==> flow/design.v <==
`timescale 1ns/10ps
module circ(clk, reset, pushin, Xin, Rin, pushout, Yout);
input clk,reset,pushin;
input [23:0] Xin,Rin;
output pushout;
output [23:0] Yout;
reg [23:0] Xl,Rl;
reg V1;
reg [47:0] X2,R2,diff,Diff;
reg V2;
reg V3;
reg [24:0] res;
reg [26:0] rv;
always @(posedge(clk) or posedge(reset)) begin
  if(reset) begin
    V1<=0;
    Xl<=0;
    Rl<=0;
  end else begin
    V1<= pushin;
    Xl<= Xin;
    Rl<= Rin;
  end
end
always @(posedge(clk) or posedge(reset)) begin
  if(reset) begin
    V2 <= 0;
    X2 <= 0;
    R2 <= 0;
  end else begin
    V2 <= V1;
    X2 <= Xl*Xl;
    R2 <= Rl*Rl;
  end
end
always @(posedge(clk) or posedge(reset)) begin
 if(reset) begin
  V3 <= 0;
  Diff <= 0;
 end else begin
  V3 <= V2;
  Diff <= R2-X2;
 end
end
integer ix;
always @(*) begin
 res=0;
 rv=0;
 diff=Diff;
 for(ix=0; ix < 24; ix=ix+1) begin 
   rv = { rv[24:0], diff[47:46] };
   diff={ diff[45:0],2'b0};
   if( { 1'b0,res[23:0],2'b1 } <= rv ) begin
     rv=rv - { 1'b0,res[23:0],2'b1 };
     res = { res[23:0],1'b1 };
   end else res= { res[23:0],1'b0 };
 end
end
assign pushout=V3;
assign Yout = res[23:0];
endmodule
==> flow/config.mk <==
export PLATFORM = sky130hd
export DESIGN_NAME = circ
export DESIGN_NICKNAME = circ
export VERILOG_FILES = /design/flow/design.v
export SDC_FILE = /design/flow/constraint.sdc
export NUM_CORES = 4
export LEC_CHECK = 0
export CAP_MARGIN = 20
export CELL_PAD_IN_SITES_DETAIL_PLACEMENT = 0
export CORE_MARGIN = 2
export CORE_UTILIZATION = 65
export GPL_TIMING_DRIVEN = 1
export MAX_ROUTING_LAYER = met4
export SETUP_SLACK_MARGIN = 4.36
export SLEW_MARGIN = 10
export TNS_END_PERCENT = 5
==> flow/constraint.sdc <==
create_clock -name core_clock -period 29.0 [get_ports {clk}]
set_input_delay 5.8000 -clock core_clock [delete_from_list [all_inputs] [get_ports {clk}]]
set_output_delay 5.8000 -clock core_clock [all_outputs]
set_load 0.01 [all_outputs]
run.sh (not shown) runs the stock make flow with config.mk's settings and CLKGATE_MAP_FILE=.
The baseline stopped in 5_1_grt with GRT-0232.
Change:
- CELL_PAD_IN_SITES_DETAIL_PLACEMENT: 0 -> unset
- CORE_UTILIZATION: 65 -> 40
- GPL_TIMING_DRIVEN: 1 -> unset
- MAX_ROUTING_LAYER: met4 -> unset
- SETUP_SLACK_MARGIN: 4.36 -> unset
- SLEW_MARGIN: 10 -> 20
- TNS_END_PERCENT: 5 -> unset
- clock period: 29.0 -> 77.1 ns (I/O delays scaled with it)
Outcome: With this change the flow went through all stages and came out clean; synthesized cell count stays the same; die area goes up by 62%; synthesized area stays the same.
Change:
- ABC_AREA: unset -> 1
- CORE_UTILIZATION: 40 -> 60
- clock period: 77.1 -> 61.5 ns (I/O delays scaled with it)
What happened: The new run completed without violations; via count came out higher by about a fifth; final area came out higher by a few percent; cell count came out higher by about a fifth; worst hold slack improved by 0.038 ns; core utilization came out higher by 20 points; global-route usage came out higher by 15 points.
Change:
- ABC_AREA: 1 -> unset
- CORE_UTILIZATION: 60 -> 40
- clock period: 61.5 -> 80.0 ns (I/O delays scaled with it)
What happened: The changed run completed without violations; utilization goes down by 20 points; cell count fell by about a fifth; via count fell by about a fifth; wire length decreases by roughly a tenth; global-route usage goes down by 15 points; synthesized area goes down by a few percent; design area shrinks by a few percent.
Change:
- CORE_ASPECT_RATIO: unset -> 1.39
- CORE_UTILIZATION: 40 -> 54
- GPL_ROUTABILITY_DRIVEN: unset -> 0
- PLACE_DENSITY_LB_ADDON: unset -> 0.03
- SLEW_MARGIN: 20 -> 30
- TNS_END_PERCENT: unset -> 45
Effect: Synthesized area is unchanged; cell area decreases slightly; hold slack improves by 0.010 ns.
Change:
- CELL_PAD_IN_SITES_DETAIL_PLACEMENT: unset -> 2
- CELL_PAD_IN_SITES_GLOBAL_PLACEMENT: unset -> 1
- CORE_ASPECT_RATIO: 1.39 -> unset
- CORE_MARGIN: 2 -> 3
- CORE_UTILIZATION: 54 -> 67
- GPL_ROUTABILITY_DRIVEN: 0 -> unset
- MIN_ROUTING_LAYER: unset -> met2
- PLACE_DENSITY_LB_ADDON: 0.03 -> unset
- SETUP_SLACK_MARGIN: unset -> 5.0
- SLEW_MARGIN: 30 -> 20
- TNS_END_PERCENT: 45 -> 40
The new run died in 3_5_place_dp.
Die size drops by about 18%.
Synthesized area does not change.
Synthesized cell count stays the same.
